// CicFilter
module CicFilter
#(
	parameter N = 4,	 
	parameter M = 1,	 
	parameter InDataWidth	=	14,
	parameter OutDataWidth	=	32,
	parameter DecimCntWidth	=	7
)
(
	input Clk_i,
	input Rst_i,
	input [2:0]	DecimFactor_i,
	input [InDataWidth-1:0] Data_i,
	input DataNd_i,
	output [OutDataWidth-1:0] Data_o,
	output DataValid_o
);
clock: 4.0 ns
lec_check: 0
cap_margin: 20
core_margin: 2
core_utilization: 21
slew_margin: 25
run.sh (not shown) runs the stock make flow with config.mk's settings and CLKGATE_MAP_FILE=.
Next try:
- CORE_UTILIZATION: 21 -> 40
- SLEW_MARGIN: 25 -> 20
Effect:
- wire length increases by about 3.6%
- utilization rose by 21 points
- hold slack is about the same
Next try:
- CORE_UTILIZATION: 40 -> 72
- SETUP_SLACK_MARGIN: unset -> -0.14
- clock period: 4.0 -> 1.54 ns (I/O delays scaled with it)
Outcome:
- Now the flow ended with an error in clock tree synthesis with DPL-0038
- synthesized cell count is unchanged
- die area goes down by well over a third
- area after synthesis is unchanged
Next try:
- CTS_CLUSTER_DIAMETER: unset -> 395
- CTS_CLUSTER_SIZE: unset -> 14
- PLACE_DENSITY_LB_ADDON: unset -> 0.24
Result: The new run never finished: it broke off in clock tree synthesis, error DPL-0038; die size stays the same; synthesized area is unchanged; synthesized cell count does not change.

---

Starting RTL as in the previous note.
clock: 2.0 ns
lec_check: 0
abc_area: 1
cap_margin: 5
cell_pad_in_sites_detail_placement: 0
core_aspect_ratio: 1.09
core_margin: 2
core_utilization: 72
cts_cluster_diameter: 325
cts_cluster_size: 15
gpl_routability_driven: 1
hold_slack_margin: 0.29
max_routing_layer: met5
min_routing_layer: met1
place_density: 0.44
setup_slack_margin: -0.07
slew_margin: 20
tns_end_percent: 90
The starting point completed and failed the layout checks on setup timing.
Change:
- ABC_AREA: 1 -> not set
- CAP_MARGIN: 5 -> 20
- CELL_PAD_IN_SITES_DETAIL_PLACEMENT: 0 -> not set
- CORE_ASPECT_RATIO: 1.09 -> not set
- CTS_CLUSTER_DIAMETER: 325 -> not set
- CTS_CLUSTER_SIZE: 15 -> not set
- GPL_ROUTABILITY_DRIVEN: 1 -> not set
- HOLD_SLACK_MARGIN: 0.29 -> not set
- MAX_ROUTING_LAYER: met5 -> not set
- MIN_ROUTING_LAYER: met1 -> not set
- PLACE_DENSITY: 0.44 -> 0.35
- SETUP_SLACK_MARGIN: -0.07 -> 0.87
- TNS_END_PERCENT: 90 -> not set
- clock period: 2.0 -> 2.92 ns (I/O delays scaled with it)
Result: Now the flow died in global routing (5_1_grt), error GRT-0232. Synthesized cell count came out lower by 42%. Die area went down by 17%. Synthesized area fell by 17%.
Change:
- CTS_CLUSTER_DIAMETER: not set -> 358
- CTS_CLUSTER_SIZE: not set -> 22
- HOLD_SLACK_MARGIN: not set -> -0.07
- PLACE_DENSITY: 0.35 -> not set
- SETUP_SLACK_MARGIN: 0.87 -> not set
- clock period: 2.92 -> 2.88 ns (I/O delays scaled with it)
Effect: With this change the flow ran to the end with violations: setup timing. Synthesized cell count stays the same. Die area is unchanged. Area after synthesis stays the same.
Change:
- CORE_UTILIZATION: 72 -> 40
- CTS_CLUSTER_DIAMETER: 358 -> not set
- CTS_CLUSTER_SIZE: 22 -> not set
- HOLD_SLACK_MARGIN: -0.07 -> not set
- clock period: 2.88 -> 3.6 ns (I/O delays scaled with it)
This time the run ran to the end with no violations.
Clock skew falls by 0.026 ns.
Final cell count rose by 5.1%.
Wire length falls by 32%.
Sequential share of layout area came out higher by 1.8 points.
Die size is higher by 78%.
Setup slack gains 0.52 ns.
Clock-buffer cell count climbs by 34.
Register-to-register slack gets better by 0.52 ns.
Cell area came out lower by 5.2%.
Change:
- CORE_UTILIZATION: 40 -> 72
- PLACE_DENSITY: not set -> 0.35
- SETUP_SLACK_MARGIN: not set -> 0.86
- clock period: 3.6 -> 2.92 ns (I/O delays scaled with it)
Outcome:
- The new run stopped in global routing (5_1_grt) with GRT-0232
- synthesized area is unchanged
- synthesized cell count does not change
- die area goes down by 44%
Change:
- CORE_UTILIZATION: 72 -> 66
- PLACE_DENSITY: 0.35 -> not set
- SETUP_SLACK_MARGIN: 0.86 -> not set
- clock period: 2.92 -> 3.6 ns (I/O delays scaled with it)
What happened: The new run went through all stages and came out clean; die area went up by 8.9%; area after synthesis stays the same; synthesized cell count does not change.

---

== the reference run ==
Starting RTL as in the previous note.
## CicFilter
module CicFilter
#(
	parameter N = 4,	 
	parameter M = 1,	 
	parameter InDataWidth	=	14,
	parameter OutDataWidth	=	32,
	parameter DecimCntWidth	=	7
)
(
	input Clk_i,
	input Rst_i,
	input [2:0]	DecimFactor_i,
	input [InDataWidth-1:0] Data_i,
	input DataNd_i,
	output [OutDataWidth-1:0] Data_o,
	output DataValid_o
);
Settings: LEC_CHECK=0, CAP_MARGIN=40, CORE_MARGIN=2, CORE_UTILIZATION=72, CTS_CLUSTER_DIAMETER=395, CTS_CLUSTER_SIZE=14, PLACE_DENSITY_LB_ADDON=0.24, SETUP_SLACK_MARGIN=0.46, SLEW_MARGIN=20; clock period 1.54 ns.
The reference run did not make it past clock tree synthesis, where a tool error ended it.
diff inputs: the reference run => the trial run
- CAP_MARGIN: 40 -> 20
- SETUP_SLACK_MARGIN: 0.46 -> 0.83
- PLACE_DENSITY_LB_ADDON: 0.24 -> unset
- CTS_CLUSTER_DIAMETER: 395 -> unset
- CTS_CLUSTER_SIZE: 14 -> unset
- PLACE_DENSITY: unset -> 0.35
- the clock period (ns, I/O delays scaled along): 1.54 -> 2.92
Results
Number of buffer cells added on primary ports came out exactly the same in the trial run and the reference run. When the trial run is set beside the reference run, its placer's final routability congestion estimate turns out to be 4.5% smaller. Number of nets in the synthesized netlist: the reference run vs the trial run identical. The trial run did not finish; a tool error ended it in global routing. Post-placement cell area on the trial run is down relative to the reference run. Number of cells in the design after placement was higher in the reference run than in the trial run. Re share of the synthesized netlist area taken by xor and xnor gates: no difference whatsoever between the trial run and the reference run. Number of flops mapped to enable cells by yosys: the reference run vs the trial run identical.

---

== job 103 ==
CicFilter again, from the RTL that the note above started with.
make LEC_CHECK=0 CAP_MARGIN=20 CELL_PAD_IN_SITES_GLOBAL_PLACEMENT=1 CORE_MARGIN=8 CORE_UTILIZATION=21 CTS_CLUSTER_SIZE=47 GPL_TIMING_DRIVEN=0 HOLD_SLACK_MARGIN=0.2 MIN_ROUTING_LAYER=met2 SLEW_MARGIN=25 finish   # period 4.0 ns
Although job 103 finished all stages, its layout failed final checks on design-rule violations.
The inputs of job 104 differ from those of job 103 as listed below.
==> flow/config.mk <==
export PLATFORM = sky130hd
export DESIGN_NAME = CicFilter
export DESIGN_NICKNAME = CicFilter
export VERILOG_FILES = /design/flow/design.v
export SDC_FILE = /design/flow/constraint.sdc
export NUM_CORES = 4
export LEC_CHECK = 0
export CAP_MARGIN = 20
export CORE_MARGIN = 2
export CORE_UTILIZATION = 72
export CTS_CLUSTER_SIZE = 22
export SLEW_MARGIN = 20
==> flow/constraint.sdc <==
create_clock -name core_clock -period 3.04 [get_ports {Clk_i}]
set_input_delay 0.6080 -clock core_clock [delete_from_list [all_inputs] [get_ports {Clk_i}]]
set_output_delay 0.6080 -clock core_clock [all_outputs]
set_load 0.01 [all_outputs]
==> comparison <==
Of the runs job 103 and job 104, none of them finished clean. Job 104 finished every stage; the final checks, however, were not passed, the failures being negative setup slack. Job 103: flow complete, layout not clean; failing: design-rule violations. Job 104 vs. job 103: global-route wire length before repair increased about 4.3%; share of the cycle needed by the critical path after routing now sits higher; total met3 wirelength after detailed routing dropped 88%; fmax +about 16%. Relative to job 103, the height of the die measured on job 104 has decreased by more than a quarter. In job 104 the net count reported at finish turned out 0.89% higher than in job 103. The post-layout instance count excluding filler cells in job 103 is 1.3 times that in job 104. Job 103 vs job 104, timing startpoint of the critical path: IntFilterGen[2].IntFilterBlock.outAcc[0] vs CombFilterGen[2].CombFilterBlock.sumResult[0].

---

CicFilter again, from the RTL that the note above started with.
export LEC_CHECK = 0
export CAP_MARGIN = 20
export CORE_MARGIN = 2
export CORE_UTILIZATION = 72
export CTS_CLUSTER_DIAMETER = 352
export CTS_CLUSTER_SIZE = 22
export PLACE_DENSITY_LB_ADDON = 0.28
export SETUP_SLACK_MARGIN = 0.47
export SLEW_MARGIN = 20
create_clock -name core_clock -period 3.04 [get_ports {Clk_i}]
The first run ended with an error in global routing (5_1_grt), error GRT-0232.
==> next run, changes <==
Settings changed: CTS_CLUSTER_DIAMETER 352 to 356, CTS_CLUSTER_SIZE 22 to not set, PLACE_DENSITY_LB_ADDON 0.28 to not set, SETUP_SLACK_MARGIN 0.47 to -0.27.
Clock period 3.04 ns to 2.75 ns, I/O delays scaled along.
The new run died in global routing (5_1_grt) on GRT-0232; area after synthesis is unchanged; die area does not change; synthesized cell count is unchanged.
==> next run, changes <==
Settings changed: CORE_UTILIZATION 72 to 68, CTS_CLUSTER_DIAMETER 356 to 302, SETUP_SLACK_MARGIN -0.27 to not set.
Clock period 2.75 ns to 2.01 ns, I/O delays scaled along.
=>
- This time the run stopped in clock tree synthesis (4_1_cts), error DPL-0038
- synthesized area is unchanged
- die size rose by a few percent
- synthesized cell count is unchanged

---

The RTL this note starts from:
==> flow/design.v <==
`timescale 1ns / 1ps
module IntFilterBlock 
#(	
	parameter OutDataWidth = 18
)
(
	input Clk_i,
	input Rst_i,
	input [OutDataWidth-1:0] Data_i,
	input DataNd_i,
	output [OutDataWidth-1:0] Data_o,
	output DataValid_o
);
	reg [OutDataWidth-1:0] outAcc;
	reg outVal;
	assign Data_o = outAcc;
	assign DataValid_o = outVal;
	always @(posedge Clk_i or posedge Rst_i) begin
		if (Rst_i) begin
			outAcc <= {OutDataWidth{1'b0}};
			outVal <= 1'b0;
		end else begin
			if (DataNd_i) begin
				outAcc <= outAcc+Data_i;
				outVal <= 1'b1;
			end else begin
				outAcc <= {OutDataWidth{1'b0}};
				outVal <= 1'b0;
			end 
		end
	end
endmodule
`timescale 1ns / 1ps
module DecimBlock
#(	
	parameter OutDataWidth = 18,
	parameter DecimCntWidth = 7
)
(
	input Clk_i,
	input Rst_i,
	input [2:0]	DecimFactor_i,
	input [OutDataWidth-1:0] Data_i,
	input DataVal_i,
	output [OutDataWidth-1:0] Data_o,
	output DataVal_o
);
	reg [DecimCntWidth-1:0] decimCnt;
	reg [2:0] decimFactor;
	assign Data_o = Data_i;
	assign DataVal_o = DataVal_i? (decimCnt == 0):1'b0;
	always	@(posedge Clk_i or posedge Rst_i)	begin
		if	(Rst_i) begin
			decimFactor <= 3'd1;
		end else begin
			if (DecimFactor_i <= 3'd1)	begin
				decimFactor <= 3'd1;
			end else begin
				decimFactor <= DecimFactor_i;
			end
		end
	end
	always @(posedge Clk_i or posedge Rst_i) begin
		if (Rst_i) begin
			decimCnt <= {DecimCntWidth{1'b0}};
		end else begin
			if (DataVal_i) begin
				if (decimCnt == decimFactor-1) begin
					decimCnt <= {DecimCntWidth{1'b0}};
				end else begin
					decimCnt <= decimCnt+7'd1;
				end
			end else begin
				decimCnt <= {DecimCntWidth{1'b0}};
			end
		end
	end
endmodule
`timescale 1ns / 1ps
module CombFilterBlock 
#(
	parameter	M=4,
	parameter	OutDataWidth	=	18
)
(
	input Clk_i,
	input Rst_i,
	input [OutDataWidth-1:0] Data_i,
	input DataNd_i,
	output [OutDataWidth-1:0] Data_o,
	output DataValid_o
);
	reg signed	[OutDataWidth-1:0] sumResult;
	reg	dataValid;
	reg	signed	[OutDataWidth-1:0] delData [M-1:0];
	assign Data_o = sumResult;
	assign DataValid_o = dataValid;
	genvar i;
	generate 
		for (i=0; i<M; i=i+1) begin: DelayGen
			always @(posedge Clk_i or posedge Rst_i) begin
				if (Rst_i) begin
					delData [i] <= {OutDataWidth{1'b0}};
				end else if (DataNd_i) begin
					if (i==0) begin
						delData [i] <= Data_i;
					end	else	begin
						delData [i] <= delData[i-1];
					end
				end
			end
		end
	endgenerate 
	always @(posedge Clk_i or posedge Rst_i) begin
		if (Rst_i) begin
			sumResult <= {OutDataWidth{1'b0}};
			dataValid <= 1'b0;
		end else begin
			if (DataNd_i) begin
				sumResult <= Data_i-delData[M-1];
				dataValid <= 1'b1;
			end else begin
				dataValid <= 1'b0;
			end
		end
	end
endmodule
`timescale 1ns / 1ps
module CicFilter
#(
	parameter N = 4,	 
	parameter M = 1,	 
	parameter InDataWidth	=	14,
	parameter OutDataWidth	=	32,
	parameter DecimCntWidth	=	7
)
(
	input Clk_i,
	input Rst_i,
	input [2:0]	DecimFactor_i,
	input [InDataWidth-1:0] Data_i,
	input DataNd_i,
	output [OutDataWidth-1:0] Data_o,
	output DataValid_o
);
	localparam	ExtendBitNum	=	OutDataWidth-InDataWidth;
	wire	[OutDataWidth-1:0]	adcExtData	=	{{ExtendBitNum{Data_i[InDataWidth-1]}},Data_i};
	wire	[OutDataWidth-1:0]	inData	[N-1:0];
	wire	[OutDataWidth-1:0]	intFilteredData	[N-1:0];
	wire	intFilteredDataValid	[N-1:0];
	wire	intDataVal	[N-1:0];
	wire	[OutDataWidth-1:0]	decimIntData;
	wire	decimIntDataValid;
	wire	[OutDataWidth-1:0]	combFilteredData	[N-1:0];
	wire	[OutDataWidth-1:0]	combInData	[N-1:0];
	wire	combDataVal	[N-1:0];
	wire	combFilteredDataVal	[N-1:0];
	assign	Data_o	=	combFilteredData[N-1];
	assign	DataValid_o	=	combFilteredDataVal[N-1];
genvar i,j;
generate 
	for (i=0; i<N; i=i+1)	begin: IntFilterGen
		assign	inData	[i]		=	(i==0)?adcExtData:intFilteredData[i-1];
		assign	intDataVal[i]	=	(i==0)?DataNd_i:intFilteredDataValid[i-1];
		IntFilterBlock 
		#(	
			.OutDataWidth	(OutDataWidth)
		)
		IntFilterBlock
		(
			.Clk_i			(Clk_i),
			.Rst_i			(Rst_i),
			.Data_i			(inData[i]),
			.DataNd_i		(intDataVal[i]),
			.Data_o			(intFilteredData[i]),
			.DataValid_o	(intFilteredDataValid[i])
		);
	end	
	DecimBlock
	#(	
		.OutDataWidth	(OutDataWidth),
		.DecimCntWidth	(DecimCntWidth)
	)
	DecimBlock
	(
		.Clk_i			(Clk_i),
		.Rst_i			(Rst_i),
		.DecimFactor_i	(DecimFactor_i),
		.Data_i			(intFilteredData[N-1]),
		.DataVal_i		(intFilteredDataValid[N-1]),
		.Data_o			(decimIntData),
		.DataVal_o		(decimIntDataValid)
	);
	for (j=0; j<N; j=j+1)	begin: CombFilterGen
		assign	combInData	[j]	=	(j==0)?decimIntData:combFilteredData[j-1];
		assign	combDataVal	[j]	=	(j==0)?decimIntDataValid:combFilteredDataVal[j-1];
		CombFilterBlock 
		#(	
			.M(M),
			.OutDataWidth	(OutDataWidth)
		)
		CombFilterBlock
		(
			.Clk_i			(Clk_i),
			.Rst_i			(Rst_i),
			.Data_i			(combInData[j]),
			.DataNd_i		(combDataVal[j]),
			.Data_o			(combFilteredData[j]),
			.DataValid_o	(combFilteredDataVal[j])
		);
	end
endgenerate
endmodule
Settings: LEC_CHECK=0, ABC_AREA=1, CAP_MARGIN=5, CELL_PAD_IN_SITES_DETAIL_PLACEMENT=0, CORE_ASPECT_RATIO=1.09, CORE_MARGIN=2, CORE_UTILIZATION=72, CTS_CLUSTER_DIAMETER=325, CTS_CLUSTER_SIZE=15, GPL_ROUTABILITY_DRIVEN=1, HOLD_SLACK_MARGIN=0.29, MAX_ROUTING_LAYER=met5, MIN_ROUTING_LAYER=met1, SETUP_SLACK_MARGIN=-0.07, SLEW_MARGIN=20, TNS_END_PERCENT=90; clock period 2.0 ns.
The starting point produced a layout that fails on setup timing.
Edit:
- ABC_AREA: 1 -> not set
- CAP_MARGIN: 5 -> 20
- CELL_PAD_IN_SITES_DETAIL_PLACEMENT: 0 -> not set
- CORE_ASPECT_RATIO: 1.09 -> not set
- CTS_CLUSTER_DIAMETER: 325 -> not set
- CTS_CLUSTER_SIZE: 15 -> not set
- GPL_ROUTABILITY_DRIVEN: 1 -> not set
- HOLD_SLACK_MARGIN: 0.29 -> not set
- MAX_ROUTING_LAYER: met5 -> not set
- MIN_ROUTING_LAYER: met1 -> not set
- PLACE_DENSITY: not set -> 0.35
- SETUP_SLACK_MARGIN: -0.07 -> 0.84
- TNS_END_PERCENT: 90 -> not set
- clock period: 2.0 -> 2.92 ns (I/O delays scaled with it)
This time the run aborted during global routing, error GRT-0232.
Synthesized cell count shrinks by 42%.
Die size shrinks by 17%.
Synthesized area shrinks by 17%.
